==> design.v <==
`timescale 1ns / 1ps
module spi_controller(
    input clk,
    input reset,
    output reg sensor_select,
    output reg write_start,
    output reg [7:0] write_data,
    output reg [2:0] write_count_bytes,
    input write_ready
    );
    parameter GYRO = 0;
    parameter ACCL = 1;
    parameter state_init = 0;
    parameter state_idle = 1;
    parameter state_gyro_x = 2;
    parameter state_idle_1 = 3;
    parameter state_gyro_y = 4;
    parameter state_idle_2 = 5;
    parameter state_accl_x = 6;
    parameter state_idle_3 = 7;
    parameter state_accl_y = 8;
    parameter state_idle_4 = 9;
    parameter state_accl_z = 10;
    parameter state_idle_5 = 11;
    reg [3:0] current_state;
    reg [3:0] next_state;
    always @ (posedge clk) begin
        if (reset)
            current_state <= state_init;
        else
            current_state <= next_state;
        end
    always @ (*) begin
        next_state = current_state;
        case (current_state)
            state_init: begin
                next_state = state_idle;
                end
            state_idle: begin
                if (write_ready)
                    next_state = state_gyro_x;
                end
            state_gyro_x: begin
                next_state = state_idle_1;
                end
            state_idle_1: begin
                if (write_ready)
                    next_state = state_gyro_y;
                end
            state_gyro_y: begin
                next_state = state_idle_2;
                end
            state_idle_2: begin
                if (write_ready)
                    next_state = state_accl_x;
                end
            state_accl_x: begin
                next_state = state_idle_3;
                end
            state_idle_3: begin
                if (write_ready)
                    next_state = state_accl_y;
                end
            state_accl_y: begin
                next_state = state_idle_4;
                end
            state_idle_4: begin
                if (write_ready)
                    next_state = state_accl_z;
                end
            state_accl_z: begin
                next_state = state_idle_5;
                end
            state_idle_5: begin
                if (write_ready)
                    next_state = state_gyro_x;
                end
            endcase
        end
    always @ (*) begin
        case (current_state)
            state_init: begin
                sensor_select = 1'b0;
                write_start = 1'b0;
                write_data = 8'd0;
                write_count_bytes = 3'b0;
                end
            state_idle: begin
                sensor_select = 1'b0;
                write_start = 1'b0;
                write_data = 8'd0;
                write_count_bytes = 3'b0;
                end
            state_gyro_x: begin
                sensor_select = GYRO;
                write_start = 1'b1;
                write_data = 8'h02;
                write_count_bytes = 3'd3;
                end
            state_idle_1: begin
                sensor_select = GYRO;
                write_start = 1'b0;
                write_data = 8'h02;
                write_count_bytes = 3'd3;
                end
            state_gyro_y: begin
                sensor_select = GYRO;
                write_start = 1'b1;
                write_data = 8'h04;
                write_count_bytes = 3'd3;
                end
            state_idle_2: begin
                sensor_select = GYRO;
                write_start = 1'b0;
                write_data = 8'h04;
                write_count_bytes = 3'd3;
                end
            state_accl_x: begin
                sensor_select = ACCL;
                write_start = 1'b1;
                write_data = 8'h12;
                write_count_bytes = 3'd4;
                end
            state_idle_3: begin
                sensor_select = ACCL;
                write_start = 1'b0;
                write_data = 8'h12;
                write_count_bytes = 3'd4;
                end
            state_accl_y: begin
                sensor_select = ACCL;
                write_start = 1'b1;
                write_data = 8'h14;
                write_count_bytes = 3'd4;
                end
            state_idle_4: begin
                sensor_select = ACCL;
                write_start = 1'b0;
                write_data = 8'h14;
                write_count_bytes = 3'd4;
                end
            state_accl_z: begin
                sensor_select = ACCL;
                write_start = 1'b1;
                write_data = 8'h16;
                write_count_bytes = 3'd4;
                end
            state_idle_5: begin
                sensor_select = ACCL;
                write_start = 1'b0;
                write_data = 8'h16;
                write_count_bytes = 3'd4;
                end
            default: begin
                sensor_select = 1'b0;
                write_start = 1'b0;
                write_data = 8'd0;
                write_count_bytes = 3'b0;
                end
            endcase
        end
endmodule
`timescale 1ns / 1ps
module spi_interface(
    input div_clk,
    input reset,
    input sensor_select,
    input write_start,
    input [7:0] write_data,
    input [2:0] write_count_bytes,
    output reg write_ready,
    output wire read_ready,
    output wire [7:0] read_data,
    output wire SCLK,
    output wire MOSI,
    input  wire MISO_G,
    output wire SS_G,
    input  wire MISO_A,
    output wire SS_A
    );
    parameter GYRO = 0;
    parameter ACCL = 1;
    parameter state_init = 0;
    parameter state_idle = 1;
    parameter state_write_init = 2;
    parameter state_write_set_ss = 3;
    parameter state_write_hi = 4;
    parameter state_write_lo = 5;
    parameter state_write_done = 6;
    reg [3:0] current_state;
    reg [3:0] next_state;
    reg [7:0] shift_reg_tx;
    reg tx_reset;
    reg tx_parallel_load_enable;
    reg tx_shift_right_enable;
    reg [7:0] shift_reg_rx;
    reg rx_reset;
    reg rx_shift_left_enable;
    reg slave_select_gyro;
    reg slave_select_accl;
    reg shared_clk;
    reg [3:0] count;
    reg [2:0] count_bytes;
    reg count_reset;
    reg count_load;
    reg count_enable;
    reg count_done;
    reg count_bytes_done;
    always @ (posedge div_clk) begin
        if (reset)
            current_state <= state_init;
        else
            current_state <= next_state;
        end
    always @ (*) begin
        next_state = current_state;
        case (current_state)
            state_init: begin
                next_state = state_idle;
                end
            state_idle: begin
                if (write_start)
                    next_state = state_write_init;
                end
            state_write_init: begin
                next_state = state_write_set_ss;
                end
            state_write_set_ss: begin
                next_state = state_write_hi;
                end
            state_write_hi: begin
                if (count_bytes_done)
                    next_state = state_write_done;
                else
                    next_state = state_write_lo;
                end
            state_write_lo: begin
                next_state = state_write_hi;
                end
            state_write_done: begin
                next_state = state_idle;
                end
            default: begin
                next_state = state_init;
                end
            endcase
        end
    always @ (posedge div_clk) begin
        if (tx_reset)
            shift_reg_tx <= 8'd0;
        else if (tx_parallel_load_enable)
            shift_reg_tx <= write_data;
        else if (tx_shift_right_enable)
            shift_reg_tx <= {shift_reg_tx[6:0], 1'b0};
        if (rx_reset)
            shift_reg_rx <= 8'd0;
        else if (rx_shift_left_enable && (sensor_select == GYRO))
            shift_reg_rx <= {shift_reg_rx[6:0], MISO_G};
        else if (rx_shift_left_enable && (sensor_select == ACCL))
            shift_reg_rx <= {shift_reg_rx[6:0], MISO_A};
        if (count_reset) begin
            count <= 4'd0;
            count_bytes <= 3'd0;
            count_done <= 1'b0;
            count_bytes_done <= 1'b0;
            end
        else if (count_load) begin
            count <= 4'd15;
            count_bytes <= write_count_bytes;
            end
        else if (count_enable) begin
            count <= count - 1;
            count_done <= 1'b0;
            if (count == 4'd1 && (write_count_bytes != count_bytes))
                count_done <= 1'b1;
            if (count == 4'd0) begin
                count_bytes <= count_bytes - 1;
                end
            if (count_bytes == 3'd1 && count == 4'd2)
                count_bytes_done <= 1'b1;
            end
        end
    always @ (*) begin
            write_ready = 1'b0;
            tx_reset = 1'b0;
            tx_parallel_load_enable = 1'b0;
            tx_shift_right_enable = 1'b0;
            rx_reset = 1'b0;
            rx_shift_left_enable = 1'b0;
            slave_select_gyro = 1'b1;
            slave_select_accl = 1'b1;
            shared_clk = 1'b0;
            count_reset = 1'b0;
            count_load = 1'b0;
            count_enable = 1'b0;
            case (current_state)
                state_init: begin
                    tx_reset = 1'b1;
                    rx_reset = 1'b1;
                    count_reset = 1'b1;
                    end
                state_idle: begin
                    write_ready = 1'b1;
                    count_reset = 1'b1;
                    end
                state_write_init: begin
                    count_load = 1'b1;
                    tx_parallel_load_enable = 1'b1;
                    end
                state_write_set_ss: begin
                    rx_shift_left_enable = 1'b1;
                    if (sensor_select == GYRO)
                        slave_select_gyro = 1'b0;
                    else
                        slave_select_accl = 1'b0;
                    end
                state_write_hi: begin
                    shared_clk = 1'b1;
                    tx_shift_right_enable = 1'b1;
                    count_enable = 1'b1;
                    if (sensor_select == GYRO)
                        slave_select_gyro = 1'b0;
                    else
                        slave_select_accl = 1'b0;
                    end
                state_write_lo: begin
                    shared_clk = 1'b0;
                    rx_shift_left_enable = 1'b1;
                    count_enable = 1'b1;
                    if (sensor_select == GYRO)
                        slave_select_gyro = 1'b0;
                    else
                        slave_select_accl = 1'b0;
                    end
                state_write_done: begin
                    shared_clk = 1'b0;
                    count_enable = 1'b1;
                    if (sensor_select == GYRO)
                        slave_select_gyro = 1'b0;
                    else
                        slave_select_accl = 1'b0;
                    end
                endcase
            end
        assign MOSI = shift_reg_tx[7];
        assign SS_G = slave_select_gyro;
        assign SS_A = slave_select_accl;
        assign SCLK = shared_clk;
        assign read_ready = count_done;
        assign read_data = shift_reg_rx;
endmodule
`timescale 1ns / 1ps
module spi_master(
    input clk,
    input reset,
    output wire read_ready,
    output wire [7:0] read_data,
    output wire SCLK,
    output wire MOSI,
    input  wire MISO_G,
    output wire SS_G,
    input  wire MISO_A,
    output wire SS_A
    );
    wire sensor_select;
    wire write_start;
    wire [7:0] write_data;
    wire [2:0] write_count_bytes;
    wire write_ready;
    spi_controller controller(.clk(clk),
                              .reset(reset),
                              .sensor_select(sensor_select),
                              .write_start(write_start),
                              .write_data(write_data),
                              .write_count_bytes(write_count_bytes),
                              .write_ready(write_ready));
    spi_interface spi_if(.div_clk(clk),
                            .reset(reset),
                            .sensor_select(sensor_select),
                            .write_start(write_start),
                            .write_data(write_data),
                            .write_count_bytes(write_count_bytes),
                            .write_ready(write_ready),
                            .read_ready(read_ready),
                            .read_data(read_data),
                            .SCLK(SCLK),
                            .MOSI(MOSI),
                            .MISO_G(MISO_G),
                            .SS_G(SS_G),
                            .MISO_A(MISO_A),
                            .SS_A(SS_A));
endmodule
`timescale 1ns / 1ps
module spi_axis_bridge(
    input clk,
    input reset,
    input read_ready,
    input [7:0] read_data,
    input TREADY,
    output reg TVALID,
    output [103:0] TDATA
    );
    reg [103:0] register_buffer;
    reg [3:0] internal_counter;
    always @ (posedge clk) begin
        if (reset)
            register_buffer <= 104'd0;
        else if (read_ready)
            register_buffer <= {register_buffer[95:0], read_data};
        end
    always @ (posedge clk) begin
        if (reset)
            internal_counter <= 4'd0;
        else if (internal_counter == 4'd13)
            internal_counter <= 4'd0;
        else if (read_ready)
            internal_counter <= internal_counter + 1'b1;
        end
    always @ (posedge clk) begin
        if (reset)
            TVALID <= 1'b0;
        else if (internal_counter == 4'd13)
            TVALID <= 1'b1;
        else if (TVALID && TREADY)
            TVALID <= 1'b0;
        end
    assign TDATA = register_buffer;
endmodule
`timescale 1 ns / 1 ns
module preprocessor
          (clk,
           reset,
           RAW_GYRO_X,
           RAW_GYRO_Y,
           RAW_ACCL_X,
           RAW_ACCL_Y,
           RAW_ACCL_Z,
           GYRO_X,
           GYRO_Y,
           ACCL_X,
           ACCL_Y,
           ACCL_Z,
           TVALID,
           TREADY);
  input   clk;
  input   reset;
  input   signed [15:0] RAW_GYRO_X;   
  input   signed [15:0] RAW_GYRO_Y;   
  input   signed [15:0] RAW_ACCL_X;   
  input   signed [15:0] RAW_ACCL_Y;   
  input   signed [15:0] RAW_ACCL_Z;   
  output  signed [15:0] GYRO_X;   
  output  signed [15:0] GYRO_Y;   
  output  signed [15:0] ACCL_X;   
  output  signed [15:0] ACCL_Y;   
  output  signed [15:0] ACCL_Z;   
  input TVALID;
  output TREADY;
  assign TREADY = 1'b1;
  wire signed [30:0] Data_Type_Conversion6_out1;   
  wire signed [61:0] Gain8_mul_temp;   
  wire signed [16:0] Gain8_out1;   
  wire signed [33:0] Gain12_mul_temp;   
  wire signed [15:0] Gain12_out1;   
  reg signed [15:0] Unit_Delay_out1;   
  wire signed [30:0] Data_Type_Conversion1_out1;   
  wire signed [61:0] Gain2_mul_temp;   
  wire signed [16:0] Gain2_out1;   
  wire signed [33:0] Gain1_mul_temp;   
  wire signed [15:0] Gain1_out1;   
  reg signed [15:0] Unit_Delay1_out1;   
  wire signed [30:0] Data_Type_Conversion_out1;   
  wire signed [61:0] Gain3_mul_temp;   
  wire signed [16:0] Gain3_out1;   
  wire signed [33:0] Gain4_mul_temp;   
  wire signed [15:0] Gain4_out1;   
  reg signed [15:0] Unit_Delay2_out1;   
  wire signed [30:0] Data_Type_Conversion2_out1;   
  wire signed [61:0] Gain5_mul_temp;   
  wire signed [16:0] Gain5_out1;   
  wire signed [33:0] Gain6_mul_temp;   
  wire signed [15:0] Gain6_out1;   
  reg signed [15:0] Unit_Delay3_out1;   
  wire signed [30:0] Data_Type_Conversion3_out1;   
  wire signed [61:0] Gain7_mul_temp;   
  wire signed [16:0] Gain7_out1;   
  wire signed [33:0] Gain9_mul_temp;   
  wire signed [15:0] Gain9_out1;   
  reg signed [15:0] Unit_Delay4_out1;   
  assign Data_Type_Conversion6_out1 = {RAW_GYRO_X, 15'b000000000000000};
  assign Gain8_mul_temp = 31'sb0100000000000000100000000000001 * Data_Type_Conversion6_out1;
  assign Gain8_out1 = Gain8_mul_temp[60:44] + $signed({1'b0, Gain8_mul_temp[43] & (( ~ Gain8_mul_temp[61]) | (|Gain8_mul_temp[42:0]))});
  assign Gain12_mul_temp = 17'sb01111101000000000 * Gain8_out1;
  assign Gain12_out1 = Gain12_mul_temp[31:16] + $signed({1'b0, Gain12_mul_temp[15] & (( ~ Gain12_mul_temp[33]) | (|Gain12_mul_temp[14:0]))});
  always @(posedge clk)
    begin : Unit_Delay_process
      if (reset == 1'b1) begin
        Unit_Delay_out1 <= 16'sb0000000000000000;
      end
      else if (TREADY && TVALID) begin
        Unit_Delay_out1 <= Gain12_out1;
      end
    end
  assign GYRO_X = Unit_Delay_out1;
  assign Data_Type_Conversion1_out1 = {RAW_GYRO_Y, 15'b000000000000000};
  assign Gain2_mul_temp = 31'sb0100000000000000100000000000001 * Data_Type_Conversion1_out1;
  assign Gain2_out1 = Gain2_mul_temp[60:44] + $signed({1'b0, Gain2_mul_temp[43] & (( ~ Gain2_mul_temp[61]) | (|Gain2_mul_temp[42:0]))});
  assign Gain1_mul_temp = 17'sb01111101000000000 * Gain2_out1;
  assign Gain1_out1 = Gain1_mul_temp[31:16] + $signed({1'b0, Gain1_mul_temp[15] & (( ~ Gain1_mul_temp[33]) | (|Gain1_mul_temp[14:0]))});
  always @(posedge clk)
    begin : Unit_Delay1_process
      if (reset == 1'b1) begin
        Unit_Delay1_out1 <= 16'sb0000000000000000;
      end
      else if (TREADY && TVALID) begin
        Unit_Delay1_out1 <= Gain1_out1;
      end
    end
  assign GYRO_Y = Unit_Delay1_out1;
  assign Data_Type_Conversion_out1 = {RAW_ACCL_X, 15'b000000000000000};
  assign Gain3_mul_temp = 31'sb0100000000000000100000000000001 * Data_Type_Conversion_out1;
  assign Gain3_out1 = Gain3_mul_temp[60:44] + $signed({1'b0, Gain3_mul_temp[43] & (( ~ Gain3_mul_temp[61]) | (|Gain3_mul_temp[42:0]))});
  assign Gain4_mul_temp = 17'sb01011101110000000 * Gain3_out1;
  assign Gain4_out1 = Gain4_mul_temp[31:16] + $signed({1'b0, Gain4_mul_temp[15] & (( ~ Gain4_mul_temp[33]) | (|Gain4_mul_temp[14:0]))});
  always @(posedge clk)
    begin : Unit_Delay2_process
      if (reset == 1'b1) begin
        Unit_Delay2_out1 <= 16'sb0000000000000000;
      end
      else if (TREADY && TVALID) begin
        Unit_Delay2_out1 <= Gain4_out1;
      end
    end
  assign ACCL_X = Unit_Delay2_out1;
  assign Data_Type_Conversion2_out1 = {RAW_ACCL_Y, 15'b000000000000000};
  assign Gain5_mul_temp = 31'sb0100000000000000100000000000001 * Data_Type_Conversion2_out1;
  assign Gain5_out1 = Gain5_mul_temp[60:44] + $signed({1'b0, Gain5_mul_temp[43] & (( ~ Gain5_mul_temp[61]) | (|Gain5_mul_temp[42:0]))});
  assign Gain6_mul_temp = 17'sb01011101110000000 * Gain5_out1;
  assign Gain6_out1 = Gain6_mul_temp[31:16] + $signed({1'b0, Gain6_mul_temp[15] & (( ~ Gain6_mul_temp[33]) | (|Gain6_mul_temp[14:0]))});
  always @(posedge clk)
    begin : Unit_Delay3_process
      if (reset == 1'b1) begin
        Unit_Delay3_out1 <= 16'sb0000000000000000;
      end
      else if (TREADY && TVALID) begin
        Unit_Delay3_out1 <= Gain6_out1;
      end
    end
  assign ACCL_Y = Unit_Delay3_out1;
  assign Data_Type_Conversion3_out1 = {RAW_ACCL_Z, 15'b000000000000000};
  assign Gain7_mul_temp = 31'sb0100000000000000100000000000001 * Data_Type_Conversion3_out1;
  assign Gain7_out1 = Gain7_mul_temp[60:44] + $signed({1'b0, Gain7_mul_temp[43] & (( ~ Gain7_mul_temp[61]) | (|Gain7_mul_temp[42:0]))});
  assign Gain9_mul_temp = 17'sb01011101110000000 * Gain7_out1;
  assign Gain9_out1 = Gain9_mul_temp[31:16] + $signed({1'b0, Gain9_mul_temp[15] & (( ~ Gain9_mul_temp[33]) | (|Gain9_mul_temp[14:0]))});
  always @(posedge clk)
    begin : Unit_Delay4_process
      if (reset == 1'b1) begin
        Unit_Delay4_out1 <= 16'sb0000000000000000;
      end
      else if (TREADY && TVALID) begin
        Unit_Delay4_out1 <= Gain9_out1;
      end
    end
  assign ACCL_Z = Unit_Delay4_out1;
endmodule
`timescale 1ns / 1ps
module attitude_estimation(
    input clk,
    input reset,
    output SCLK,
    output MOSI,
    input  MISO_G,
    output SS_G,
    input  MISO_A,
    output SS_A,
    output [15:0] gyro_x,
    output [15:0] gyro_y,
    output [15:0] accl_x,
    output [15:0] accl_y,
    output [15:0] accl_z
    );
    wire read_ready;
    wire [7:0] read_data;
    wire TREADY;
    wire TVALID;
    wire [103:0] TDATA;
    spi_master master (.clk(clk),
                       .reset(reset),
                       .read_ready(read_ready),
                       .read_data(read_data),
                       .SCLK(SCLK),
                       .MOSI(MOSI),
                       .MISO_G(MISO_G),
                       .SS_G(SS_G),
                       .MISO_A(MISO_A),
                       .SS_A(SS_A));
    spi_axis_bridge bridge (.clk(clk),
                            .reset(reset),
                            .read_ready(read_ready),
                            .read_data(read_data),
                            .TREADY(TREADY),
                            .TVALID(TVALID),
                            .TDATA(TDATA));
    preprocessor preprocessor (.clk(clk),
                               .reset(reset),
                               .RAW_GYRO_X({TDATA[95:88], TDATA[103:96]}),
                               .RAW_GYRO_Y({TDATA[79:72], TDATA[87:80]}),
                               .RAW_ACCL_X({TDATA[55:48], TDATA[63:56]}),
                               .RAW_ACCL_Y({TDATA[31:24], TDATA[39:32]}),
                               .RAW_ACCL_Z({TDATA[7:0], TDATA[15:8]}),
                               .GYRO_X(gyro_x),
                               .GYRO_Y(gyro_y),
                               .ACCL_X(accl_x),
                               .ACCL_Y(accl_y),
                               .ACCL_Z(accl_z),
                               .TREADY(TREADY),
                               .TVALID(TVALID));
endmodule
==> run.sh <==
#!/bin/bash
# the make line also repeats each setting of config.mk as NAME=value (left out here)
make -C /OpenROAD-flow-scripts/flow DESIGN_CONFIG=/design/flow/config.mk WORK_HOME=/design/flow/orfs CLKGATE_MAP_FILE= finish
==> config.mk <==
export PLATFORM = sky130hd
export DESIGN_NAME = attitude_estimation
export DESIGN_NICKNAME = attitude_estimation
export VERILOG_FILES = /design/flow/design.v
export SDC_FILE = /design/flow/constraint.sdc
export NUM_CORES = 4
export LEC_CHECK = 0
export ABC_AREA = 1
export CAP_MARGIN = 15
export CELL_PAD_IN_SITES_DETAIL_PLACEMENT = 1
export CELL_PAD_IN_SITES_GLOBAL_PLACEMENT = 1
export CORE_ASPECT_RATIO = 0.6
export CORE_MARGIN = 2
export CORE_UTILIZATION = 40
export GPL_ROUTABILITY_DRIVEN = 1
export PLACE_DENSITY = 0.87
export SETUP_SLACK_MARGIN = -0.08
export SLEW_MARGIN = 10
export TNS_END_PERCENT = 20
==> constraint.sdc <==
create_clock -name core_clock -period 9.66 [get_ports {clk}]
set_input_delay 1.9320 -clock core_clock [delete_from_list [all_inputs] [get_ports {clk}]]
set_output_delay 1.9320 -clock core_clock [all_outputs]
set_load 0.01 [all_outputs]
==> flow_metrics.py, run 1 <==
# Generated from Yosys and OpenROAD reports
metrics = {
    "placed_design": {
        "placed_cell_count": 8750,
        "portBuffers": 87,
        "hpwlAfterDp_microns": 161000,
        "routability_driven_placement_congestion_ratio": 1.03,
        "preCtsSetupSlack_ns": -1.60,
    },
    "logic_synthesis": {
        "floorplan.nets": 7217,
        "yosys.area_share.aoi_pct": 8.76,
        "synth_top_flop_cell": "sky130_fd_sc_hd__dfxtp_1",
        "synth_top_area_share_pct": 21.4,
        "synthXorXnorAreaFrac_pct": 5.06,
        "adder_share_synth_pct": 39.0,
        "topCombFamilyByArea": "adder cells",
        "synth_cells": 6093,
        "common_cells": "1250 x sky130_fd_sc_hd__inv_1, 1095 x sky130_fd_sc_hd__nand2_1, 740 x sky130_fd_sc_hd__ha_1, 716 x sky130_fd_sc_hd__nor2_1, 380 x sky130_fd_sc_hd__fa_1",
        "synth_area_per_cell_sq_um": 7.10,
        "yosys.area.top_type": "sky130_fd_sc_hd__ha_1",
        "netlist_area_sq_um": 43300,
        "simple_gate_share_pct": 24.7,
        "ys_seq_share_pct": 10.6,
        "synth-cells-yosys": 6093,
        "enable_flop_cells": 0,
        "postSynthRegisterBits": 229,
        "yosys-mux-area-fraction_pct": 0.0463,
        "yosysWarningCount": 4,
        "synthDistinctLibCells": 72,
        "synthTopCellsByArea": "sky130_fd_sc_hd__ha_1 21%, sky130_fd_sc_hd__fa_1 18%, sky130_fd_sc_hd__inv_1 11%, sky130_fd_sc_hd__dfxtp_1 11%, sky130_fd_sc_hd__nand2_1 9.5%",
        "yosysMostFrequentCell": "sky130_fd_sc_hd__inv_1",
        "yosys_area_sq_um": 43300,
        "ys_async_sr_fraction_pct": 0,
    },
    "floorplanning": {
        "die.size.x_microns": 429,
        "fp.coreArea_sq_um": 107000,
        "fp_util_pct": 40.3,
        "dieArea_sq_um": 111000,
        "io_pins": 88,
        "die-height_microns": 259,
        "fp-row-count": 93,
    },
    "outcome": {
        "terminating_stage_of_the_flow": "global routing",
        "run_status": "aborted with a tool error",
        "error": "[ERROR GRT-0232] Routing congestion too high. Check the congestion heatmap in the GUI.",
    },
    "clocking": {
        "cts_root_buffer": "sky130_fd_sc_hd__clkbuf_16",
        "numCtsBuffers": 28,
        "clock_path_buffers": 3,
        "holdBufCountCts": 0,
        "clkSinkCount": 229,
        "ctsHtreeMaxLevel": 1,
    },
    "global_route": {
        "grt_use_total_pct": 83.2,
        "overflow": 658,
    },
}
## layer usage
layer	global-route usage (%)	overflow
met1	81.9	33
met2	93.7	343
met3	76.0	40
met4	81.1	239
met5	61.0	3
## through the flow
stage	instance area [sq um]	utilization, %
after floorplan	43400	-
after global placement	54900	51.2
after detailed placement	54900	51.2
after CTS	61400	57.2
## timing repair
action                     4_1_cts
setup endpoints to repair       80
gates resized                  855
buffers inserted               212
pin swaps                      421
==> run 2: changes to the inputs <==
Settings changed: CAP_MARGIN 15 to 20, CELL_PAD_IN_SITES_DETAIL_PLACEMENT 1 to unset, CELL_PAD_IN_SITES_GLOBAL_PLACEMENT 1 to unset, CORE_ASPECT_RATIO 0.6 to unset, CORE_UTILIZATION 40 to 72, CTS_CLUSTER_DIAMETER set to 384, CTS_CLUSTER_SIZE set to 95, GPL_ROUTABILITY_DRIVEN 1 to unset, PLACE_DENSITY 0.87 to 0.39, SETUP_SLACK_MARGIN -0.08 to 1.47, SLEW_MARGIN 10 to 20, TNS_END_PERCENT 20 to unset.
Clock period 9.66 ns to 6.19 ns, I/O delays scaled along.
==> flow_metrics.py, run 2 <==
# Generated from Yosys and OpenROAD reports
metrics = {
    "logic_synthesis": {
        "yosys_area_sq_um": 43300,
        "yosys-mux-area-fraction_pct": 0.0463,
        "ys_seq_share_pct": 10.6,
        "synthXorXnorAreaFrac_pct": 5.06,
        "enable_flop_cells": 0,
        "yosys.area_share.aoi_pct": 8.76,
        "netlist_area_sq_um": 43300,
        "synth-cells-yosys": 6093,
        "yosysWarningCount": 4,
        "topCombFamilyByArea": "adder cells",
        "synth_top_flop_cell": "sky130_fd_sc_hd__dfxtp_1",
        "synth_area_per_cell_sq_um": 7.10,
        "common_cells": "1250 x sky130_fd_sc_hd__inv_1, 1095 x sky130_fd_sc_hd__nand2_1, 740 x sky130_fd_sc_hd__ha_1, 716 x sky130_fd_sc_hd__nor2_1, 380 x sky130_fd_sc_hd__fa_1",
        "yosys.area.top_type": "sky130_fd_sc_hd__ha_1",
        "synthDistinctLibCells": 72,
        "simple_gate_share_pct": 24.7,
        "floorplan.nets": 7217,
        "ys_async_sr_fraction_pct": 0,
        "synthTopCellsByArea": "sky130_fd_sc_hd__ha_1 21%, sky130_fd_sc_hd__fa_1 18%, sky130_fd_sc_hd__inv_1 11%, sky130_fd_sc_hd__dfxtp_1 11%, sky130_fd_sc_hd__nand2_1 9.5%",
        "yosysMostFrequentCell": "sky130_fd_sc_hd__inv_1",
        "synth_cells": 6093,
        "postSynthRegisterBits": 229,
        "adder_share_synth_pct": 39.0,
        "synth_top_area_share_pct": 21.4,
    },
    "floorplanning": {
        "fp-row-count": 89,
        "dieArea_sq_um": 62100,
        "fp.coreArea_sq_um": 59200,
        "die-height_microns": 249,
        "die.size.x_microns": 249,
        "io_pins": 88,
        "fp_util_pct": 73.0,
    },
    "outcome": {
        "run_status": "aborted with a tool error",
        "error": "[ERROR DPL-0038] Utilization greater than 100%, impossible to legalize",
        "terminating_stage_of_the_flow": "clock tree synthesis",
    },
    "placed_design": {
        "portBuffers": 87,
        "cell_area_after_placement_sq_um": 57500,
        "routability_driven_placement_congestion_ratio": 1.08,
        "hpwlAfterDp_microns": 148000,
    },
}
run 2: stage by stage:
| stage | std cells | setup TNS (ns) | power [mW] | setup slack [ns] |
|---|---|---|---|---|
| floorplan | 6093 | -213.62 | 2.13 | -3.07 |
| detailed placement | 8288 | -317.66 | 2.61 | -4.57 |
| global placement | 8288 | -247.29 | 2.47 | -3.40 |
==> run 3: changes to the inputs <==
Settings changed: ABC_AREA 1 to 0, CORE_ASPECT_RATIO set to 0.67, CTS_CLUSTER_DIAMETER 384 to unset, CTS_CLUSTER_SIZE 95 to unset, GPL_ROUTABILITY_DRIVEN set to 1, GPL_TIMING_DRIVEN set to 1, MAX_ROUTING_LAYER set to met4, PLACE_DENSITY 0.39 to unset, PLACE_DENSITY_LB_ADDON set to 0.0, SETUP_SLACK_MARGIN 1.47 to 3.28, TNS_END_PERCENT set to 40.
Clock period 6.19 ns to 11.4 ns, I/O delays scaled along.
==> flow_metrics.py, run 3 <==
# Physical implementation metrics
metrics = {
    "flow_run": {
        "timing.max_cap.violations": 0,
        "log.warning_count": 64,
    },
    "logic_synthesis": {
        "yosysWarningCount": 4,
        "synthDistinctLibCells": 90,
        "yosys_area_sq_um": 40200,
        "synthXorXnorAreaFrac_pct": 8.83,
        "topCombFamilyByArea": "adder cells",
        "yosys.area_share.aoi_pct": 13.0,
        "synthTopCellsByArea": "sky130_fd_sc_hd__ha_1 23%, sky130_fd_sc_hd__fa_1 19%, sky130_fd_sc_hd__dfxtp_1 11%, sky130_fd_sc_hd__inv_1 6.9%, sky130_fd_sc_hd__xnor2_1 5.2%",
        "floorplan.nets": 5752,
        "yosysMostFrequentCell": "sky130_fd_sc_hd__inv_1",
        "synth_top_area_share_pct": 23.0,
        "ys_seq_share_pct": 11.4,
        "synth_area_per_cell_sq_um": 8.69,
        "synth_cells": 4628,
        "yosys.area.top_type": "sky130_fd_sc_hd__ha_1",
        "postSynthRegisterBits": 229,
        "simple_gate_share_pct": 13.1,
        "yosys-mux-area-fraction_pct": 3.47,
        "synth-cells-yosys": 4628,
        "synth_top_flop_cell": "sky130_fd_sc_hd__dfxtp_1",
        "enable_flop_cells": 0,
        "ys_async_sr_fraction_pct": 0,
        "adder_share_synth_pct": 41.9,
        "netlist_area_sq_um": 40200,
        "common_cells": "744 x sky130_fd_sc_hd__inv_1, 740 x sky130_fd_sc_hd__ha_1, 380 x sky130_fd_sc_hd__fa_1, 363 x sky130_fd_sc_hd__nor2_1, 238 x sky130_fd_sc_hd__xnor2_1",
    },
    "critical_path": {
        "rrSetupSlack_ns": -2.49,
        "reg2reg_depth": 50,
        "startpoint_type": "flop",
        "worst-path-buf-inv": 8,
        "timing.critical_path.arrival_ns": 14.37,
        "worstSetupPathDepth": 50,
        "critical-path-top-cell-by-count": "sky130_fd_sc_hd__inv_2",
        "worstReg2RegEnd": "preprocessor.Unit_Delay2_out1[15]",
        "crit_path_end_kind": "flop",
        "critical-path-max-stage-delay_ns": 0.79,
        "origin_of_the_critical_flop_to_flop_path": "bridge.register_buffer[53]",
        "cp_data_required_time_ns": 11.88,
        "timing.critical_path.fanout_max": 8,
        "timing.critical_path.max_delay_family": "adder cells",
        "timing.critical_path.slowest_stage_cell": "sky130_fd_sc_hd__fa_1",
        "critical_path.endpoint": "preprocessor.Unit_Delay2_out1[15]",
        "critPathKind": "reg -> reg",
        "timing.critical_path.from": "bridge.register_buffer[53]",
    },
    "final_timing": {
        "setup_tns_ns": -64.86,
        "report.final.hold_viol_count": 0,
        "rsz0062_at_grt": "true",
        "finalMaxSlewViolations": 0,
        "post_route_setup_slack_ns": -2.49,
        "achievable-frequency_ghz": 0.0720,
        "worst_clock_skew_ns": 0.0209,
        "setup_violations": 48,
        "tightest_slew_ns": 1.21,
        "tcrit_tclk_final_pct": 122,
        "period_minus_slack_ns": 13.89,
        "max_slew_margin_pct": 19.2,
    },
    "power": {
        "net-switching-power_mw": 0.453,
        "p_int_mw": 1.29,
        "power_frac_seq_pct": 46.0,
        "vdd_ir_drop_max_uv": 113,
        "power.static_leakage_nw": 25.5,
        "power.clock.total_mw": 0.919,
        "sequentialPower_mw": 0.803,
        "power.share.combinational_pct": 1.3,
        "power.density_cell_area_nw_per_um2": 34.9,
        "clock_power_share_pct": 52.7,
        "power_leader": "the clock network",
        "power_switching_share_pct": 25.9,
        "pg_comb_mw": 0.0232,
    },
    "global_route": {
        "grt_start_max_net_pins": 128,
        "met1_usage_pct": 57.0,
        "grt.met3_usage_pct": 8.91,
        "globalRoute.busiestLayer": "met2",
        "antenna_found_initial": 6,
        "use_met2_pct": 71.1,
        "overflow": 0,
        "global_route_wire_length_before_repair_microns": 206000,
        "grt_use_total_pct": 45.5,
        "number_of_global_route_vias_before_repair": 38700,
    },
    "clocking": {
        "clkSinkCount": 229,
        "cts_tree": "yes",
        "clock_path_buffers": 3,
        "clkLatencyLatePin_ns": 0.61,
        "numCtsBuffers": 26,
        "clk_pin_slew_worst_paths_ns": 0.07,
        "cts_root_buffer": "sky130_fd_sc_hd__clkbuf_16",
        "ctsHtreeMaxLevel": 1,
    },
    "routing": {
        "drc": 0,
        "drtPass1Iterations": 17,
        "first_iter_violations": 6984,
        "num_vias": 42300,
        "detail_route.wirelength_microns": 163000,
        "avgRoutedWirePerCell_microns": 28.1,
        "drt.antenna.violating_nets": 0,
        "via_per_instance_ratio": 7.27,
    },
    "hold_path": {
        "worst_hold_class": "reg -> reg",
        "worstHoldPathCells": 1,
        "worstHoldStart": "master.spi_if.count_bytes_done",
        "min_to": "master.spi_if.current_state[5]",
    },
    "placed_design": {
        "cell_area_after_placement_sq_um": 44700,
        "portBuffers": 87,
        "hpwlAfterDp_microns": 84300,
        "preCtsSetupSlack_ns": -0.276,
        "routability_driven_placement_congestion_ratio": 1.00,
    },
    "cells_and_area": {
        "post-route-cell-area_sq_um": 50000,
        "finish.net_count": 6199,
        "areaGrowthSynthToFinish_pct": 24.2,
    },
    "floorplanning": {
        "die-height_microns": 198,
        "fp-row-count": 70,
        "fp.coreArea_sq_um": 54900,
        "die.size.x_microns": 293,
        "io_pins": 88,
        "dieArea_sq_um": 57800,
        "fp_util_pct": 73.3,
    },
    "outcome": {
        "run_status": "finished with violations",
        "violatedChecks": "setup timing",
    },
}
## run 3: routing by layer
layer  share of wire (%)  wire [microns]
met3                  15           24400
met4                  10           16700
met1                  34           55000
met2                  41           67300
met5                   0               0
## run 3: stage by stage
stage          hold slack [ns]  std cells  power [mW]  util, %
2_1_floorplan            0.415       4628       0.837        -
3_3_place_gp             0.430       5559       0.842     81.3
3_5_place_dp             0.434       5559       0.843     81.3
4_1_cts                  0.444       5751        1.71     87.5
5_1_grt                  0.469       5820        1.76     91.0
6_report                 0.448       5820        1.75     91.0
## run 3: repair_timing
action	CTS	global route
endpoints found under the hold margin	0	0
gates cloned	0	1
pin swaps	256	212
hold buffers	0	0
buffers inserted	145	62
setup endpoints to repair	80	80
gates resized	267	278
## run 3: area by class of cell
cell class,count,area (sq um)
fillers,2117,4930
inverters,745,2820
clock inverters,16,190
multi-input cells,3520,36100
flip-flops and latches,229,4620
well taps,720,901
repair buffers,553,4620
clock buffers,31,689
diodes,6,15.0
==> run 4: changes to the inputs <==
Settings changed: ABC_AREA 0 to 1, CAP_MARGIN 20 to 15, CORE_ASPECT_RATIO 0.67 to unset, CTS_CLUSTER_DIAMETER set to 87, CTS_CLUSTER_SIZE set to 97, GPL_ROUTABILITY_DRIVEN 1 to unset, GPL_TIMING_DRIVEN 1 to unset, MAX_ROUTING_LAYER met4 to unset, PLACE_DENSITY set to 0.36, PLACE_DENSITY_LB_ADDON 0.0 to unset, SETUP_SLACK_MARGIN 3.28 to -0.75, TNS_END_PERCENT 40 to unset.
Clock period 11.4 ns to 8.11 ns, I/O delays scaled along.
==> flow_metrics.py, run 4 <==
# Generated from Yosys and OpenROAD reports
metrics = {
    "logic_synthesis": {
        "yosys.area.top_type": "sky130_fd_sc_hd__ha_1",
        "synthDistinctLibCells": 72,
        "synth-cells-yosys": 6093,
        "postSynthRegisterBits": 229,
        "adder_share_synth_pct": 39.0,
        "ys_async_sr_fraction_pct": 0,
        "ys_seq_share_pct": 10.6,
        "floorplan.nets": 7217,
        "yosysMostFrequentCell": "sky130_fd_sc_hd__inv_1",
        "simple_gate_share_pct": 24.7,
        "synth_top_area_share_pct": 21.4,
        "yosys-mux-area-fraction_pct": 0.0463,
        "yosys_area_sq_um": 43300,
        "synthTopCellsByArea": "sky130_fd_sc_hd__ha_1 21%, sky130_fd_sc_hd__fa_1 18%, sky130_fd_sc_hd__inv_1 11%, sky130_fd_sc_hd__dfxtp_1 11%, sky130_fd_sc_hd__nand2_1 9.5%",
        "topCombFamilyByArea": "adder cells",
        "yosys.area_share.aoi_pct": 8.76,
        "synth_top_flop_cell": "sky130_fd_sc_hd__dfxtp_1",
        "synth_cells": 6093,
        "enable_flop_cells": 0,
        "netlist_area_sq_um": 43300,
        "synthXorXnorAreaFrac_pct": 5.06,
        "common_cells": "1250 x sky130_fd_sc_hd__inv_1, 1095 x sky130_fd_sc_hd__nand2_1, 740 x sky130_fd_sc_hd__ha_1, 716 x sky130_fd_sc_hd__nor2_1, 380 x sky130_fd_sc_hd__fa_1",
        "yosysWarningCount": 4,
        "synth_area_per_cell_sq_um": 7.10,
    },
    "floorplanning": {
        "dieArea_sq_um": 62100,
        "io_pins": 88,
        "fp-row-count": 89,
        "die-height_microns": 249,
        "fp.coreArea_sq_um": 59200,
        "die.size.x_microns": 249,
        "fp_util_pct": 73.0,
    },
    "placed_design": {
        "placed_cell_count": 8307,
        "routability_driven_placement_congestion_ratio": 1.07,
        "hpwlAfterDp_microns": 149000,
        "cell_area_after_placement_sq_um": 57400,
        "portBuffers": 87,
    },
    "outcome": {
        "terminating_stage_of_the_flow": "clock tree synthesis",
        "error": "[ERROR DPL-0038] Utilization greater than 100%, impossible to legalize",
        "run_status": "aborted with a tool error",
    },
}
-- run 4: stage by stage --
stage / setup WS [ns] / setup TNS [ns] / hold slack (ns)
after detailed placement: -2.45 / -166.42 / 0.444
after global placement: -1.46 / -96.88 / 0.408
after floorplan: -1.20 / -64.00 / 0.401
==> run 5: changes to the inputs <==
Settings changed: CAP_MARGIN 15 to 20, CTS_CLUSTER_DIAMETER 87 to unset, CTS_CLUSTER_SIZE 97 to 72, PLACE_DENSITY 0.36 to unset, PLACE_DENSITY_LB_ADDON set to 0.01, SETUP_SLACK_MARGIN -0.75 to -0.64.
Clock period 8.11 ns to 8.98 ns, I/O delays scaled along.
==> flow_metrics.py, run 5 <==
# Generated from Yosys and OpenROAD reports
metrics = {
    "outcome": {
        "run_status": "aborted with a tool error",
        "terminating_stage_of_the_flow": "clock tree synthesis",
        "error": "[ERROR DPL-0038] Utilization greater than 100%, impossible to legalize",
    },
    "placed_design": {
        "routability_driven_placement_congestion_ratio": 1.08,
        "hpwlAfterDp_microns": 140000,
        "preCtsSetupSlack_ns": -2.06,
        "portBuffers": 87,
        "placed_cell_count": 8238,
        "cell_area_after_placement_sq_um": 55400,
    },
    "floorplanning": {
        "fp.coreArea_sq_um": 59200,
        "die.size.x_microns": 249,
        "fp-row-count": 89,
        "io_pins": 88,
        "fp_util_pct": 73.0,
        "dieArea_sq_um": 62100,
        "die-height_microns": 249,
    },
    "logic_synthesis": {
        "synthXorXnorAreaFrac_pct": 5.06,
        "common_cells": "1250 x sky130_fd_sc_hd__inv_1, 1095 x sky130_fd_sc_hd__nand2_1, 740 x sky130_fd_sc_hd__ha_1, 716 x sky130_fd_sc_hd__nor2_1, 380 x sky130_fd_sc_hd__fa_1",
        "synth_area_per_cell_sq_um": 7.10,
        "yosys.area_share.aoi_pct": 8.76,
        "topCombFamilyByArea": "adder cells",
        "enable_flop_cells": 0,
        "yosysWarningCount": 4,
        "synth_top_flop_cell": "sky130_fd_sc_hd__dfxtp_1",
        "floorplan.nets": 7217,
        "simple_gate_share_pct": 24.7,
        "yosys-mux-area-fraction_pct": 0.0463,
        "ys_async_sr_fraction_pct": 0,
        "yosys_area_sq_um": 43300,
        "synth-cells-yosys": 6093,
        "ys_seq_share_pct": 10.6,
        "netlist_area_sq_um": 43300,
        "adder_share_synth_pct": 39.0,
        "yosysMostFrequentCell": "sky130_fd_sc_hd__inv_1",
        "synth_cells": 6093,
        "synthTopCellsByArea": "sky130_fd_sc_hd__ha_1 21%, sky130_fd_sc_hd__fa_1 18%, sky130_fd_sc_hd__inv_1 11%, sky130_fd_sc_hd__dfxtp_1 11%, sky130_fd_sc_hd__nand2_1 9.5%",
        "synthDistinctLibCells": 72,
        "postSynthRegisterBits": 229,
        "yosys.area.top_type": "sky130_fd_sc_hd__ha_1",
        "synth_top_area_share_pct": 21.4,
    },
}
==> run 6: changes to the inputs <==
Settings changed: ABC_AREA 1 to unset, CAP_MARGIN 20 to 15, CELL_PAD_IN_SITES_DETAIL_PLACEMENT set to 2, CELL_PAD_IN_SITES_GLOBAL_PLACEMENT set to 2, CORE_ASPECT_RATIO set to 0.84, CORE_UTILIZATION 72 to 64, CTS_CLUSTER_SIZE 72 to unset, GPL_TIMING_DRIVEN set to 1, MIN_ROUTING_LAYER set to met1, PLACE_DENSITY set to 0.42, PLACE_DENSITY_LB_ADDON 0.01 to unset, SETUP_SLACK_MARGIN -0.64 to 0.78, TNS_END_PERCENT set to 75.
Clock period 8.98 ns to 20.9 ns, I/O delays scaled along.
==> flow_metrics.py, run 6 <==
# Generated from Yosys and OpenROAD reports
metrics = {
    "outcome": {
        "run_status": "aborted with a tool error",
        "terminating_stage_of_the_flow": "global placement without I/O",
        "error": "[ERROR GPL-0301] Utilization 109.486 % exceeds 100%.",
    },
    "floorplanning": {
        "fp.coreArea_sq_um": 62400,
        "die-height_microns": 234,
        "die.size.x_microns": 278,
        "dieArea_sq_um": 64900,
        "fp-row-count": 84,
        "fp_util_pct": 64.5,
    },
    "logic_synthesis": {
        "synth_top_flop_cell": "sky130_fd_sc_hd__dfxtp_1",
        "yosys-mux-area-fraction_pct": 3.47,
        "postSynthRegisterBits": 229,
        "common_cells": "744 x sky130_fd_sc_hd__inv_1, 740 x sky130_fd_sc_hd__ha_1, 380 x sky130_fd_sc_hd__fa_1, 363 x sky130_fd_sc_hd__nor2_1, 238 x sky130_fd_sc_hd__xnor2_1",
        "yosysMostFrequentCell": "sky130_fd_sc_hd__inv_1",
        "floorplan.nets": 5752,
        "simple_gate_share_pct": 13.1,
        "adder_share_synth_pct": 41.9,
        "synthDistinctLibCells": 90,
        "synth_area_per_cell_sq_um": 8.69,
        "yosys_area_sq_um": 40200,
        "synth-cells-yosys": 4628,
        "yosysWarningCount": 4,
        "yosys.area.top_type": "sky130_fd_sc_hd__ha_1",
        "synth_top_area_share_pct": 23.0,
        "enable_flop_cells": 0,
        "yosys.area_share.aoi_pct": 13.0,
        "topCombFamilyByArea": "adder cells",
        "ys_seq_share_pct": 11.4,
        "ys_async_sr_fraction_pct": 0,
        "synthTopCellsByArea": "sky130_fd_sc_hd__ha_1 23%, sky130_fd_sc_hd__fa_1 19%, sky130_fd_sc_hd__dfxtp_1 11%, sky130_fd_sc_hd__inv_1 6.9%, sky130_fd_sc_hd__xnor2_1 5.2%",
        "synth_cells": 4628,
        "synthXorXnorAreaFrac_pct": 8.83,
        "netlist_area_sq_um": 40200,
    },
}
==> run 7: changes to the inputs <==
Settings changed: CAP_MARGIN 15 to 20, CELL_PAD_IN_SITES_DETAIL_PLACEMENT 2 to 1, CELL_PAD_IN_SITES_GLOBAL_PLACEMENT 2 to 1, CORE_ASPECT_RATIO 0.84 to unset, CORE_UTILIZATION 64 to 40, GPL_ROUTABILITY_DRIVEN set to 1, GPL_TIMING_DRIVEN 1 to unset, MIN_ROUTING_LAYER met1 to unset, PLACE_DENSITY 0.42 to unset, PLACE_DENSITY_LB_ADDON set to 0.24, SETUP_SLACK_MARGIN 0.78 to unset, TNS_END_PERCENT 75 to 80.
Clock period 20.9 ns to 16.0 ns, I/O delays scaled along.
==> flow_metrics.py, run 7 <==
# Physical implementation metrics
metrics = {
    "outcome": {
        "run_status": "complete, no violations",
    },
    "logic_synthesis": {
        "synthXorXnorAreaFrac_pct": 8.83,
        "ys_async_sr_fraction_pct": 0,
        "synth_top_area_share_pct": 23.0,
        "yosys-mux-area-fraction_pct": 3.47,
        "enable_flop_cells": 0,
        "synth_cells": 4628,
        "netlist_area_sq_um": 40200,
        "synthTopCellsByArea": "sky130_fd_sc_hd__ha_1 23%, sky130_fd_sc_hd__fa_1 19%, sky130_fd_sc_hd__dfxtp_1 11%, sky130_fd_sc_hd__inv_1 6.9%, sky130_fd_sc_hd__xnor2_1 5.2%",
        "postSynthRegisterBits": 229,
        "yosys.area_share.aoi_pct": 13.0,
        "simple_gate_share_pct": 13.1,
        "common_cells": "744 x sky130_fd_sc_hd__inv_1, 740 x sky130_fd_sc_hd__ha_1, 380 x sky130_fd_sc_hd__fa_1, 363 x sky130_fd_sc_hd__nor2_1, 238 x sky130_fd_sc_hd__xnor2_1",
        "adder_share_synth_pct": 41.9,
        "yosysMostFrequentCell": "sky130_fd_sc_hd__inv_1",
        "topCombFamilyByArea": "adder cells",
        "ys_seq_share_pct": 11.4,
        "yosys.area.top_type": "sky130_fd_sc_hd__ha_1",
        "synth_top_flop_cell": "sky130_fd_sc_hd__dfxtp_1",
        "floorplan.nets": 5752,
        "synth_area_per_cell_sq_um": 8.69,
        "yosys_area_sq_um": 40200,
        "synth-cells-yosys": 4628,
        "synthDistinctLibCells": 90,
        "yosysWarningCount": 4,
    },
    "final_timing": {
        "tightest_slew_ns": 1.07,
        "rsz0062_at_grt": "false",
        "setup_tns_ns": 0,
        "max_slew_margin_pct": 28.9,
        "setup_violations": 0,
        "achievable-frequency_ghz": 0.0688,
        "period_minus_slack_ns": 14.53,
        "finalMaxSlewViolations": 0,
        "tcrit_tclk_final_pct": 90.8,
        "report.final.hold_viol_count": 0,
        "worst_clock_skew_ns": 0.0140,
    },
    "power": {
        "power.static_leakage_nw": 22.7,
        "net-switching-power_mw": 0.296,
        "power.clock.total_mw": 0.670,
        "pg_comb_mw": 0.0157,
        "p_int_mw": 0.964,
        "power.density_cell_area_nw_per_um2": 29.1,
        "sequentialPower_mw": 0.574,
        "power_switching_share_pct": 23.5,
        "power.share.combinational_pct": 1.2,
        "power_leader": "the clock network",
        "clock_power_share_pct": 53.2,
        "power_frac_seq_pct": 45.5,
        "vdd_ir_drop_max_uv": 94.8,
    },
    "placed_design": {
        "hpwlAfterDp_microns": 90000,
        "portBuffers": 87,
        "routability_driven_placement_congestion_ratio": 0.835,
        "placed_cell_count": 5892,
    },
    "hold_path": {
        "min_to": "master.spi_if.current_state[5]",
        "worstHoldPathCells": 1,
        "worst_hold_class": "reg -> reg",
        "worstHoldStart": "master.spi_if.count_bytes_done",
    },
    "flow_run": {
        "timing.max_cap.violations": 0,
        "log.warning_count": 59,
    },
    "routing": {
        "antenna_cells": 0,
        "avgRoutedWirePerCell_microns": 17.9,
        "via_per_instance_ratio": 5.38,
        "drtPass1Iterations": 5,
        "num_vias": 32000,
        "drt.antenna.violating_nets": 0,
        "detail_route.wirelength_microns": 107000,
        "first_iter_violations": 1431,
        "drc": 0,
    },
    "clocking": {
        "clkLatencyLatePin_ns": 0.60,
        "ctsResizeCount": 0,
        "clk_pin_slew_worst_paths_ns": 0.07,
        "cts_tree": "yes",
        "cts_root_buffer": "sky130_fd_sc_hd__clkbuf_16",
        "numCtsBuffers": 29,
        "clkSinkCount": 229,
        "holdBufCountCts": 0,
        "cts.repair_timing.setup_buffer_count": 0,
        "ctsHtreeMaxLevel": 1,
        "clock_path_buffers": 3,
    },
    "critical_path": {
        "timing.critical_path.from": "bridge.register_buffer[31]",
        "worstSetupPathDepth": 52,
        "worst-path-buf-inv": 5,
        "critical-path-top-cell-by-count": "sky130_fd_sc_hd__ha_1",
        "cp_data_required_time_ns": 16.52,
        "critPathKind": "reg -> reg",
        "critical-path-max-stage-delay_ns": 0.82,
        "reg2reg_depth": 52,
        "startpoint_type": "flop",
        "critical_path.endpoint": "preprocessor.Unit_Delay3_out1[10]",
        "timing.critical_path.max_delay_family": "adder cells",
        "origin_of_the_critical_flop_to_flop_path": "bridge.register_buffer[31]",
        "timing.critical_path.fanout_max": 19,
        "rrSetupSlack_ns": 1.47,
        "crit_path_end_kind": "flop",
        "worstReg2RegEnd": "preprocessor.Unit_Delay3_out1[10]",
        "timing.critical_path.slowest_stage_cell": "sky130_fd_sc_hd__dfxtp_1",
        "timing.critical_path.arrival_ns": 15.05,
    },
    "floorplanning": {
        "fp-row-count": 116,
        "fp_util_pct": 40.3,
        "die-height_microns": 321,
        "die.size.x_microns": 321,
        "fp.coreArea_sq_um": 99900,
        "dieArea_sq_um": 103000,
        "io_pins": 88,
    },
    "global_route": {
        "antenna_found_initial": 5,
        "global_route_wire_length_before_repair_microns": 176000,
        "number_of_global_route_vias_before_repair": 33900,
        "overflow": 0,
        "grt_use_total_pct": 20.8,
        "grt_start_max_net_pins": 77,
    },
    "cells_and_area": {
        "finish.net_count": 5749,
        "layoutNonFillerInstCount": 5945,
        "areaGrowthSynthToFinish_pct": 7.57,
    },
}
==> run 7: layout make-up <==
| class | count | area, sq um |
|---|---|---|
| Clock inverter | 14 | 145 |
| Clock buffer | 39 | 813 |
| Tap cell | 1298 | 1620 |
| Fill cell | 11700 | 56600 |
| Timing Repair Buffer | 100 | 970 |
| Inverter | 745 | 2800 |
| Sequential cell | 229 | 4590 |
| Multi-Input combinational cell | 3520 | 32300 |
==> run 7: metrics by stage <==
stage	hold WS, ns	worst slack, ns	total power, mW	util (%)	cell area, sq um
finish	0.455	1.47	1.26	43.3	43300
global placement	0.441	1.91	0.602	42.4	42300
CTS	0.451	1.48	1.29	43.3	43300
global route	0.486	0.315	1.31	43.3	43300
floorplan	0.415	3.50	0.597	-	40200
detailed placement	0.446	1.54	0.602	42.4	42300
==> run 7: routing by layer <==
layer  vias to the layer above  wire length [microns]  GRT usage (%)
met2                       324                  49100           35.0
met4                         8                   2810           5.50
met5                         -                     57              0
li1                      15700                      -              -
met1                     15800                  51100           27.9
met3                       142                   3510           2.76
==> run 8: changes to the inputs <==
Settings changed: ABC_AREA set to 0, CAP_MARGIN 20 to 30, CELL_PAD_IN_SITES_DETAIL_PLACEMENT 1 to 2, CELL_PAD_IN_SITES_GLOBAL_PLACEMENT 1 to unset, CORE_ASPECT_RATIO set to 1.18, CORE_UTILIZATION 40 to 37, CTS_CLUSTER_SIZE set to 23, GPL_TIMING_DRIVEN set to 1, HOLD_SLACK_MARGIN set to 0.22, MAX_ROUTING_LAYER set to met4, PLACE_DENSITY_LB_ADDON 0.24 to unset, TNS_END_PERCENT 80 to 40.
Clock period 16.0 ns to 10.2 ns, I/O delays scaled along.
==> flow_metrics.py, run 8 <==
# Generated from Yosys and OpenROAD reports
metrics = {
    "logic_synthesis": {
        "synth_cells": 4628,
        "ys_seq_share_pct": 11.4,
        "synth-cells-yosys": 4628,
        "postSynthRegisterBits": 229,
        "yosysMostFrequentCell": "sky130_fd_sc_hd__inv_1",
        "enable_flop_cells": 0,
        "yosysWarningCount": 4,
        "yosys_area_sq_um": 40200,
        "netlist_area_sq_um": 40200,
        "yosys-mux-area-fraction_pct": 3.47,
        "synth_area_per_cell_sq_um": 8.69,
        "adder_share_synth_pct": 41.9,
        "synthTopCellsByArea": "sky130_fd_sc_hd__ha_1 23%, sky130_fd_sc_hd__fa_1 19%, sky130_fd_sc_hd__dfxtp_1 11%, sky130_fd_sc_hd__inv_1 6.9%, sky130_fd_sc_hd__xnor2_1 5.2%",
        "ys_async_sr_fraction_pct": 0,
        "synthXorXnorAreaFrac_pct": 8.83,
        "common_cells": "744 x sky130_fd_sc_hd__inv_1, 740 x sky130_fd_sc_hd__ha_1, 380 x sky130_fd_sc_hd__fa_1, 363 x sky130_fd_sc_hd__nor2_1, 238 x sky130_fd_sc_hd__xnor2_1",
        "synth_top_area_share_pct": 23.0,
        "topCombFamilyByArea": "adder cells",
        "yosys.area.top_type": "sky130_fd_sc_hd__ha_1",
        "synthDistinctLibCells": 90,
        "yosys.area_share.aoi_pct": 13.0,
        "simple_gate_share_pct": 13.1,
        "floorplan.nets": 5752,
        "synth_top_flop_cell": "sky130_fd_sc_hd__dfxtp_1",
    },
    "placed_design": {
        "portBuffers": 87,
        "placed_cell_count": 7111,
        "hpwlAfterDp_microns": 208000,
        "routability_driven_placement_congestion_ratio": 0.928,
    },
    "floorplanning": {
        "die-height_microns": 362,
        "fp-row-count": 131,
        "dieArea_sq_um": 111000,
        "fp_util_pct": 37.3,
        "fp.coreArea_sq_um": 108000,
        "die.size.x_microns": 308,
        "io_pins": 88,
    },
    "clocking": {
        "cts_root_buffer": "sky130_fd_sc_hd__clkbuf_16",
        "ctsHtreeMaxLevel": 1,
        "clock_path_buffers": 3,
        "numCtsBuffers": 31,
        "clkSinkCount": 229,
    },
    "global_route": {
        "grt_use_total_pct": 73.7,
        "overflow": 973,
    },
    "outcome": {
        "run_status": "aborted with a tool error",
        "error": "[ERROR GRT-0116] Global routing finished with congestion. Check the congestion regions in the DRC Viewer.",
        "terminating_stage_of_the_flow": "global routing",
    },
}
==> run 8: per-layer routing <==
layer  overflow  track usage (%)
met5          -                -
met4        325             80.6
met3         19             51.4
met1         12             67.6
met2        617             94.8
==> run 8: timing repair <==
| item | 4_1_cts |
|---|---|
| buffers inserted | 106 |
| gates cloned | 0 |
| pin swaps | 247 |
| setup endpoints to repair | 80 |
| gates resized | 441 |
| hold buffers | 0 |
==> run 8: through the flow <==
step / hold WS, ns / cell area, sq um / setup slack, ns
2_1_floorplan: 0.415 / 41500 / -0.650
3_3_place_gp: 0.433 / 52100 / -1.22
3_5_place_dp: 0.458 / 52100 / -3.23
4_1_cts: 0.507 / 56200 / -2.77
==> run 9: changes to the inputs <==
Settings changed: ABC_AREA 0 to unset, CAP_MARGIN 30 to 20, CELL_PAD_IN_SITES_DETAIL_PLACEMENT 2 to unset, CORE_ASPECT_RATIO 1.18 to unset, CORE_UTILIZATION 37 to 70, CTS_CLUSTER_SIZE 23 to unset, GPL_ROUTABILITY_DRIVEN 1 to unset, GPL_TIMING_DRIVEN 1 to unset, HOLD_SLACK_MARGIN 0.22 to unset, MAX_ROUTING_LAYER met4 to unset, PLACE_DENSITY_LB_ADDON set to 0.0, TNS_END_PERCENT 40 to unset.
Clock period 10.2 ns to 10.9 ns, I/O delays scaled along.
==> flow_metrics.py, run 9 <==
# Physical implementation metrics
metrics = {
    "outcome": {
        "run_status": "finished with violations",
        "violatedChecks": "setup timing",
    },
    "power": {
        "pg_comb_mw": 0.0247,
        "power_frac_seq_pct": 44.9,
        "power.share.combinational_pct": 1.3,
        "power_switching_share_pct": 24.8,
        "clock_power_share_pct": 53.8,
        "power.density_cell_area_nw_per_um2": 36.1,
        "power.clock.total_mw": 1.01,
        "sequentialPower_mw": 0.841,
        "p_int_mw": 1.41,
        "vdd_ir_drop_max_uv": 121,
        "power.static_leakage_nw": 26.9,
        "power_leader": "the clock network",
        "net-switching-power_mw": 0.465,
        "power.total_mw": 1.87,
    },
    "final_timing": {
        "max_slew_margin_pct": 22.8,
        "period_minus_slack_ns": 12.78,
        "rsz0062_at_grt": "true",
        "worst_clock_skew_ns": 0.0350,
        "post_route_setup_slack_ns": -1.88,
        "report.final.hold_viol_count": 0,
        "setup_tns_ns": -52.32,
        "tcrit_tclk_final_pct": 117,
        "holdWs_ns": 0.470,
        "setup_violations": 77,
        "finalMaxSlewViolations": 0,
        "achievable-frequency_ghz": 0.0782,
        "tightest_slew_ns": 1.15,
    },
    "critical_path": {
        "timing.critical_path.max_delay_family": "adder cells",
        "worstSetupPathDepth": 60,
        "startpoint_type": "flop",
        "origin_of_the_critical_flop_to_flop_path": "bridge.register_buffer[31]",
        "reg2reg_depth": 60,
        "timing.critical_path.from": "bridge.register_buffer[31]",
        "timing.critical_path.fanout_max": 5,
        "rrSetupSlack_ns": -1.88,
        "critical_path.endpoint": "preprocessor.Unit_Delay3_out1[3]",
        "timing.critical_path.slowest_stage_cell": "sky130_fd_sc_hd__fa_1",
        "timing.critical_path.arrival_ns": 13.25,
        "cp_data_required_time_ns": 11.36,
        "worstReg2RegEnd": "preprocessor.Unit_Delay3_out1[3]",
        "worst-path-buf-inv": 10,
        "critical-path-top-cell-by-count": "sky130_fd_sc_hd__ha_4",
        "critical-path-max-stage-delay_ns": 0.66,
        "critPathKind": "reg -> reg",
        "crit_path_end_kind": "flop",
    },
    "hold_path": {
        "worstHoldPathCells": 1,
        "worst_hold_class": "reg -> reg",
        "worstHoldStart": "master.spi_if.count_bytes_done",
        "min_to": "master.spi_if.current_state[5]",
    },
    "floorplanning": {
        "dieArea_sq_um": 59400,
        "fp_util_pct": 71.1,
        "die-height_microns": 244,
        "die.size.x_microns": 244,
        "fp.coreArea_sq_um": 56600,
        "fp-row-count": 87,
        "io_pins": 88,
    },
    "flow_run": {
        "log.warning_count": 61,
        "timing.max_cap.violations": 0,
    },
    "cells_and_area": {
        "layout.core_utilization_pct": 91.7,
        "post-route-cell-area_sq_um": 51900,
        "layoutNonFillerInstCount": 6128,
        "finish.net_count": 6474,
        "areaGrowthSynthToFinish_pct": 28.9,
        "filler_cell_count": 2139,
    },
    "logic_synthesis": {
        "synth_cells": 4628,
        "synthDistinctLibCells": 90,
        "yosysMostFrequentCell": "sky130_fd_sc_hd__inv_1",
        "simple_gate_share_pct": 13.1,
        "yosys.area_share.aoi_pct": 13.0,
        "enable_flop_cells": 0,
        "synthXorXnorAreaFrac_pct": 8.83,
        "synth-cells-yosys": 4628,
        "netlist_area_sq_um": 40200,
        "topCombFamilyByArea": "adder cells",
        "postSynthRegisterBits": 229,
        "ys_seq_share_pct": 11.4,
        "synth_top_area_share_pct": 23.0,
        "yosys.area.top_type": "sky130_fd_sc_hd__ha_1",
        "floorplan.nets": 5752,
        "common_cells": "744 x sky130_fd_sc_hd__inv_1, 740 x sky130_fd_sc_hd__ha_1, 380 x sky130_fd_sc_hd__fa_1, 363 x sky130_fd_sc_hd__nor2_1, 238 x sky130_fd_sc_hd__xnor2_1",
        "yosys_area_sq_um": 40200,
        "yosys-mux-area-fraction_pct": 3.47,
        "synth_top_flop_cell": "sky130_fd_sc_hd__dfxtp_1",
        "synth_area_per_cell_sq_um": 8.69,
        "synthTopCellsByArea": "sky130_fd_sc_hd__ha_1 23%, sky130_fd_sc_hd__fa_1 19%, sky130_fd_sc_hd__dfxtp_1 11%, sky130_fd_sc_hd__inv_1 6.9%, sky130_fd_sc_hd__xnor2_1 5.2%",
        "ys_async_sr_fraction_pct": 0,
        "yosysWarningCount": 4,
        "adder_share_synth_pct": 41.9,
    },
    "routing": {
        "first_iter_violations": 4963,
        "drt.antenna.violating_nets": 0,
        "drtPass1Iterations": 10,
        "avgRoutedWirePerCell_microns": 24.8,
        "detail_route.wirelength_microns": 152000,
        "drc": 0,
        "via_per_instance_ratio": 6.79,
        "num_vias": 41600,
    },
    "placed_design": {
        "cell_area_after_placement_sq_um": 46400,
        "portBuffers": 87,
        "hpwlAfterDp_microns": 84100,
        "preCtsSetupSlack_ns": -0.830,
        "routability_driven_placement_congestion_ratio": 0.959,
        "placed_cell_count": 5899,
    },
    "clocking": {
        "clkLatencyLatePin_ns": 0.63,
        "clkSinkCount": 229,
        "clk_pin_slew_worst_paths_ns": 0.07,
        "cts_tree": "yes",
        "ctsHtreeMaxLevel": 1,
        "clock_path_buffers": 3,
        "numCtsBuffers": 27,
        "cts_root_buffer": "sky130_fd_sc_hd__clkbuf_16",
    },
    "global_route": {
        "overflow": 0,
        "antenna_found_initial": 1,
        "number_of_global_route_vias_before_repair": 38700,
        "grt_start_max_net_pins": 79,
        "grt_use_total_pct": 38.7,
        "global_route_wire_length_before_repair_microns": 190000,
    },
}
## run 9: per-layer routing
metal  vias up  share of wire (%)  routed length (microns)  GRT usage (%)
li1      17200                  -                        -              -
met4         2                9.6                    14700           15.9
met1     19500                 34                    51400           47.1
met3      1452                 10                    15800           4.51
met2      3476                 46                    70100           69.3
met5         -             0.0092                       14              0
## run 9: timing repair
item / 4_1_cts / 5_1_grt
buffers inserted: 94 / 89
hold buffers: 0 / 0
pin swaps: 264 / 327
endpoints found under the setup margin: 75 / 78
gates resized: 260 / 374
## run 9: area by class of cell
class	instances	area, sq um	share of cell area [%]
inverters	745	2810	5.42
repair buffers	827	6650	12.8
well taps	756	946	1.82
diodes	1	2.50	0.00482
multi-input cells	3520	35900	69.2
clock inverters	13	179	0.345
clock buffers	37	764	1.47
flip-flops and latches	229	4620	8.90
==> run 10: changes to the inputs <==
Settings changed: ABC_AREA set to 1, CTS_CLUSTER_DIAMETER set to 206, MAX_ROUTING_LAYER set to met4, PLACE_DENSITY_LB_ADDON 0.0 to 0.01, SETUP_SLACK_MARGIN set to 2.6.
Clock period 10.9 ns to 8.79 ns, I/O delays scaled along.
==> flow_metrics.py, run 10 <==
# Generated from Yosys and OpenROAD reports
metrics = {
    "outcome": {
        "run_status": "aborted with a tool error",
        "terminating_stage_of_the_flow": "clock tree synthesis",
        "error": "[ERROR DPL-0033] detailed placement checks failed during check placement.",
    },
    "floorplanning": {
        "dieArea_sq_um": 63800,
        "fp-row-count": 91,
        "fp.coreArea_sq_um": 61400,
        "die.size.x_microns": 253,
        "io_pins": 88,
        "fp_util_pct": 70.5,
        "die-height_microns": 253,
    },
    "logic_synthesis": {
        "synth_area_per_cell_sq_um": 7.10,
        "synth_top_flop_cell": "sky130_fd_sc_hd__dfxtp_1",
        "netlist_area_sq_um": 43300,
        "yosys-mux-area-fraction_pct": 0.0463,
        "synth_cells": 6093,
        "yosysMostFrequentCell": "sky130_fd_sc_hd__inv_1",
        "floorplan.nets": 7217,
        "yosysWarningCount": 4,
        "yosys_area_sq_um": 43300,
        "synthDistinctLibCells": 72,
        "yosys.area.top_type": "sky130_fd_sc_hd__ha_1",
        "simple_gate_share_pct": 24.7,
        "postSynthRegisterBits": 229,
        "synth-cells-yosys": 6093,
        "common_cells": "1250 x sky130_fd_sc_hd__inv_1, 1095 x sky130_fd_sc_hd__nand2_1, 740 x sky130_fd_sc_hd__ha_1, 716 x sky130_fd_sc_hd__nor2_1, 380 x sky130_fd_sc_hd__fa_1",
        "yosys.area_share.aoi_pct": 8.76,
        "enable_flop_cells": 0,
        "topCombFamilyByArea": "adder cells",
        "synthTopCellsByArea": "sky130_fd_sc_hd__ha_1 21%, sky130_fd_sc_hd__fa_1 18%, sky130_fd_sc_hd__inv_1 11%, sky130_fd_sc_hd__dfxtp_1 11%, sky130_fd_sc_hd__nand2_1 9.5%",
        "adder_share_synth_pct": 39.0,
        "ys_async_sr_fraction_pct": 0,
        "ys_seq_share_pct": 10.6,
        "synth_top_area_share_pct": 21.4,
        "synthXorXnorAreaFrac_pct": 5.06,
    },
    "placed_design": {
        "portBuffers": 87,
        "routability_driven_placement_congestion_ratio": 1.08,
        "hpwlAfterDp_microns": 138000,
        "placed_cell_count": 8244,
    },
}
==> run 10: metrics by stage <==
stage	instance area, sq um	setup slack (ns)
detailed placement	57000	-1.68
floorplan	45300	-0.466
global placement	57000	-0.918
Power figures rest on the tool's default switching activity, not on a simulated workload.
